// mult16_top
module mult16_top (
  input         clk,
  input  [15:0] a,
  input  [15:0] b,
  output [31:0] p
);
For scale: ~670 cells after synthesis.
make LEC_CHECK=0 ABC_AREA=0 CAP_MARGIN=40 CELL_PAD_IN_SITES_DETAIL_PLACEMENT=0 CORE_ASPECT_RATIO=0.71 CORE_MARGIN=2 CORE_UTILIZATION=72 MAX_ROUTING_LAYER=met5 PLACE_DENSITY=0.64 SETUP_SLACK_MARGIN=0.96 SLEW_MARGIN=20 finish   # period 12.1 ns
run.sh (not shown) runs the stock make flow with config.mk's settings and CLKGATE_MAP_FILE=.
The starting point produced a layout that fails on negative setup slack.
Change:
--- a/flow/config.mk
+++ b/flow/config.mk
@@ -8,4 +8,2 @@
-export ABC_AREA = 0
-export CAP_MARGIN = 40
-export CELL_PAD_IN_SITES_DETAIL_PLACEMENT = 0
-export CORE_ASPECT_RATIO = 0.71
+export ABC_AREA = 1
+export CAP_MARGIN = 20
@@ -14,3 +12 @@
-export MAX_ROUTING_LAYER = met5
-export PLACE_DENSITY = 0.64
-export SETUP_SLACK_MARGIN = 0.96
+export PLACE_DENSITY = 0.35
==> flow/constraint.sdc (replaced) <==
create_clock -name core_clock -period 9.39 [get_ports {clk}]
set_input_delay 1.8780 -clock core_clock [delete_from_list [all_inputs] [get_ports {clk}]]
set_output_delay 1.8780 -clock core_clock [all_outputs]
set_load 0.01 [all_outputs]
What happened: The new run completed and failed the layout checks on negative setup slack. Via count rises by a few percent. Clock-buffer cell count is higher by 3. Global-route usage falls by 2.2 points.

========
Starting RTL as in the previous note.
Design mult16_top, start of the top module:
module mult16_top (
  input         clk,
  input  [15:0] a,
  input  [15:0] b,
  output [31:0] p
);
  reg  [15:0] a_r, b_r;
  reg  [31:0] p_r;
  wire [31:0] o;
  multiplier_16bit u_mul (.a(a_r), .b(b_r), .o(o));
  always @(posedge clk) begin
    a_r <= a;
    b_r <= b;
    p_r <= o;
  end
  assign p = p_r;
endmodule
clock: 7.91 ns
lec_check: 0
abc_area: 1
cap_margin: 40
cell_pad_in_sites_detail_placement: 0
core_aspect_ratio: 1.44
core_margin: 2
core_utilization: 59
hold_slack_margin: 0.13
max_routing_layer: met5
setup_slack_margin: 2.14
slew_margin: 20
The starting point completed and failed the layout checks on negative setup slack.
Next try:
- ABC_AREA: 1 -> not set
- CAP_MARGIN: 40 -> 20
- CELL_PAD_IN_SITES_DETAIL_PLACEMENT: 0 -> not set
- CORE_ASPECT_RATIO: 1.44 -> not set
- CORE_UTILIZATION: 59 -> 63
- HOLD_SLACK_MARGIN: 0.13 -> not set
- MAX_ROUTING_LAYER: met5 -> not set
- SETUP_SLACK_MARGIN: 2.14 -> not set
- clock period: 7.91 -> 5.59 ns (I/O delays scaled with it)
After rerunning: The new run finished with negative setup slack left; setup slack is worse by 2400 ps; routed wire length decreases by 1.8%; clock-buffer cell count does not change.
Next try:
- CORE_UTILIZATION: 63 -> 70
- clock period: 5.59 -> 3.75 ns (I/O delays scaled with it)
Result: The new run produced a layout that fails on negative setup slack. Wire length goes up by 15%. Utilization increases by 9.0 points. Worst hold slack is worse by 64 ps. Setup slack loses 1800 ps. Cell count decreases by 0.55%. Synthesized area is unchanged. Non-clock buffer count increases by 2. Cell area went up by 0.91%. Via count rose by 3.3%.
Next try:
- CORE_UTILIZATION: 70 -> 40
- clock period: 3.75 -> 14.2 ns (I/O delays scaled with it)
The changed run produced a clean layout.
Global-route usage shrinks by 12 points.
Final cell count goes up by 8.7%.
Utilization shrinks by 38 points.
Setup slack improves by 9300 ps.
Next try:
- CORE_UTILIZATION: 40 -> 58
- clock period: 14.2 -> 7.9 ns (I/O delays scaled with it)
Result:
- With this change the flow finished but fails on negative setup slack
- cell count came out lower by 5.2%
- area after synthesis is unchanged
- register-to-register slack degrades by 5100 ps
Next try:
- ABC_AREA: not set -> 1
- CORE_UTILIZATION: 58 -> 68
- clock period: 7.9 -> 21.7 ns (I/O delays scaled with it)
The new run finished clean.
Wire length climbs by 2.0%.
Global-route usage rises by 2.0 points.
Worst setup slack gains 12000 ps.

========
Starting RTL as in the previous note.
// mult16_top
module mult16_top (
  input         clk,
  input  [15:0] a,
  input  [15:0] b,
  output [31:0] p
);
make LEC_CHECK=0 CAP_MARGIN=20 CELL_PAD_IN_SITES_GLOBAL_PLACEMENT=2 CORE_ASPECT_RATIO=0.94 CORE_MARGIN=2 CORE_UTILIZATION=58 CTS_CLUSTER_SIZE=70 GPL_ROUTABILITY_DRIVEN=0 GPL_TIMING_DRIVEN=1 MIN_ROUTING_LAYER=met1 PLACE_DENSITY_LB_ADDON=0.1 SETUP_SLACK_MARGIN=1.96 SLEW_MARGIN=40 TNS_END_PERCENT=65 finish   # period 17.0 ns
Edit:
==> flow/config.mk (replaced) <==
export PLATFORM = sky130hd
export DESIGN_NAME = mult16_top
export DESIGN_NICKNAME = mult16_top
export VERILOG_FILES = /design/flow/design.v
export SDC_FILE = /design/flow/constraint.sdc
export NUM_CORES = 4
export LEC_CHECK = 0
export CAP_MARGIN = 20
export CORE_MARGIN = 2
export CORE_UTILIZATION = 40
export SETUP_SLACK_MARGIN = 4.25
export SLEW_MARGIN = 20
==> flow/constraint.sdc (replaced) <==
create_clock -name core_clock -period 14.2 [get_ports {clk}]
set_input_delay 2.8400 -clock core_clock [delete_from_list [all_inputs] [get_ports {clk}]]
set_output_delay 2.8400 -clock core_clock [all_outputs]
set_load 0.01 [all_outputs]
Effect: The new run finished clean. First-iteration DRC count shrinks by 23%. Wire length is higher by 5.8%. Final cell count grows by 11%. Hold slack gains 0.027 ns. Non-clock buffer count rises by 8. Clock-buffer cell count goes up by 3. Setup slack is worse by 1.3 ns. Register-to-register slack loses 1.3 ns.
Edit:
--- a/flow/config.mk
+++ b/flow/config.mk
@@ -11 +10,0 @@
-export SETUP_SLACK_MARGIN = 4.25
==> flow/constraint.sdc (replaced) <==
create_clock -name core_clock -period 15.0 [get_ports {clk}]
set_input_delay 3.0000 -clock core_clock [delete_from_list [all_inputs] [get_ports {clk}]]
set_output_delay 3.0000 -clock core_clock [all_outputs]
set_load 0.01 [all_outputs]
Critical path depth does not change.
Design area falls by about 2.4%.
Routed wire length is lower by about 1.6%.
Core utilization decreases by 1.1 points.
Maximum frequency falls by 11%.
Synthesized cell count stays the same.
Die area does not change.
Edit:
--- a/flow/config.mk
+++ b/flow/config.mk
@@ -8 +8,2 @@
-export CAP_MARGIN = 20
+export CAP_MARGIN = 0
+export CORE_ASPECT_RATIO = 0.5
@@ -10,0 +12 @@
+export SETUP_SLACK_MARGIN = -1.43
@@ -11,0 +14 @@
+export TNS_END_PERCENT = 20
Cell area is about the same.
Final cell count hardly moves.
Flip-flop count is unchanged.
Non-clock buffer count rose by 1.
Global-route usage rose by 1.0 points.
Routed wire length rose by 5.6%.
Die size rose by 0.33%.
Area after synthesis is unchanged.
Edit:
--- a/flow/config.mk
+++ b/flow/config.mk
@@ -8 +8 @@
-export CAP_MARGIN = 0
+export CAP_MARGIN = 20
@@ -11 +11 @@
-export CORE_UTILIZATION = 40
+export CORE_UTILIZATION = 63
@@ -14 +14 @@
-export TNS_END_PERCENT = 20
+export TNS_END_PERCENT = 10
What happened:
- clock skew is about the same
- utilization came out higher by 25 points
- cell count came out lower by roughly a tenth
- worst setup slack improved by 0.028 ns
Edit:
--- a/flow/config.mk
+++ b/flow/config.mk
@@ -10,2 +10,2 @@
-export CORE_MARGIN = 2
-export CORE_UTILIZATION = 63
+export CORE_MARGIN = 9
+export CORE_UTILIZATION = 40
@@ -14 +14 @@
-export TNS_END_PERCENT = 10
+export TNS_END_PERCENT = 5
After rerunning: Via count shrinks by 2.3%; clock-buffer cell count drops by 4; setup slack degrades by 0.040 ns.

========
Setup of run A:
mult16_top again, from the RTL that the note above started with.
Settings: LEC_CHECK=0, ABC_AREA=0, CAP_MARGIN=40, CELL_PAD_IN_SITES_DETAIL_PLACEMENT=0, CORE_ASPECT_RATIO=1.44, CORE_MARGIN=2, CORE_UTILIZATION=68, MAX_ROUTING_LAYER=met5, SLEW_MARGIN=20; clock period 12.0 ns.
Although run A finished all stages, its layout failed final checks on setup timing.
The following lists how run B was set up differently from run A:
Settings: CAP_MARGIN now 20, was 40; CORE_ASPECT_RATIO no longer set, was 1.44; CTS_CLUSTER_SIZE now 98, previously not set; CELL_PAD_IN_SITES_DETAIL_PLACEMENT no longer set, was 0; MAX_ROUTING_LAYER no longer set, was met5; ABC_AREA now 1, was 0; the clock period (ns, I/O delays scaled along) now 10.1, was 12.0.
## What came out
In run B the implementation ran to completion but is not tape-out ready, as the final checks report setup timing.
NOTE yosys cell count run A->run B increased by a little under 10%
Of run B and run A, run A shows the lower summed area of non-filler cells in the final layout, with run B above it.
Run B reports its launch point of the critical path as b_r[1]$_DFF_P_ while run A reports a_r[14]$_DFF_P_.
In the flow results for run B and run A, the number of setup violations in the final report is smaller on run A.
Diff run B and run A: worst setup slack lower in run B
On clock period minus worst slack: between run B and run A, it ends up lower for run B.
Total wire length in run B is 5.1% lower than in run A
Of the two values seen for top layer reached by signal wires, met4 was produced by run B and met5 by run A.
Changes in run C relative to run B:
Settings: an added CTS_CLUSTER_DIAMETER of 348; a change of CORE_UTILIZATION from 68 to 72; a deleted CTS_CLUSTER_SIZE that had been 98; a change of the clock period (ns, I/O delays scaled along) from 10.1 to 6.15.
## What came out
- Run C -> stages 100% | layout checks FAIL | setup timing
- Between run B and run C, register-to-register slack decreased.
- Transition at the pin with the smallest max-transition slack for run C: 0.27 ns down relative to run B
- As far as fmax is concerned, run B and run C perform about the same.
- Length of routed met3 wiring: higher on run C
- Note that the routed wire length recorded for run C amounts to 1.07 times the value seen in run B.
- Against run B, non-clock buffer total of the final layout in run C rose by more than 10%.
- Delta(hold slack, run C - run B) < 0
- [compare] base=run B new=run C: core utilization at floorplan higher, number of filler cells placed in the layout lower.
## Diff of input files: run D against run C
Settings: removing CTS_CLUSTER_DIAMETER (formerly 348); setting PLACE_DENSITY_LB_ADDON to 0.14 for the first time; changing the clock period (ns, I/O delays scaled along) from 6.15 to 9.75.
## What came out
- Of run C and run D, not a single run came through the flow clean.
- To summarise run D: no stage aborted, but the layout did not pass its checks, failing on setup timing.
- Although it ran to completion, run C produced a layout that fails the final checks because of setup timing.
- met3 routing resource usage after global routing was lower in run C than in run D.
- Compare run C and run D | setup clock skew after layout lower: run D
- Comparing combinational share of cell area for run C and run D, the smaller number came from run C.
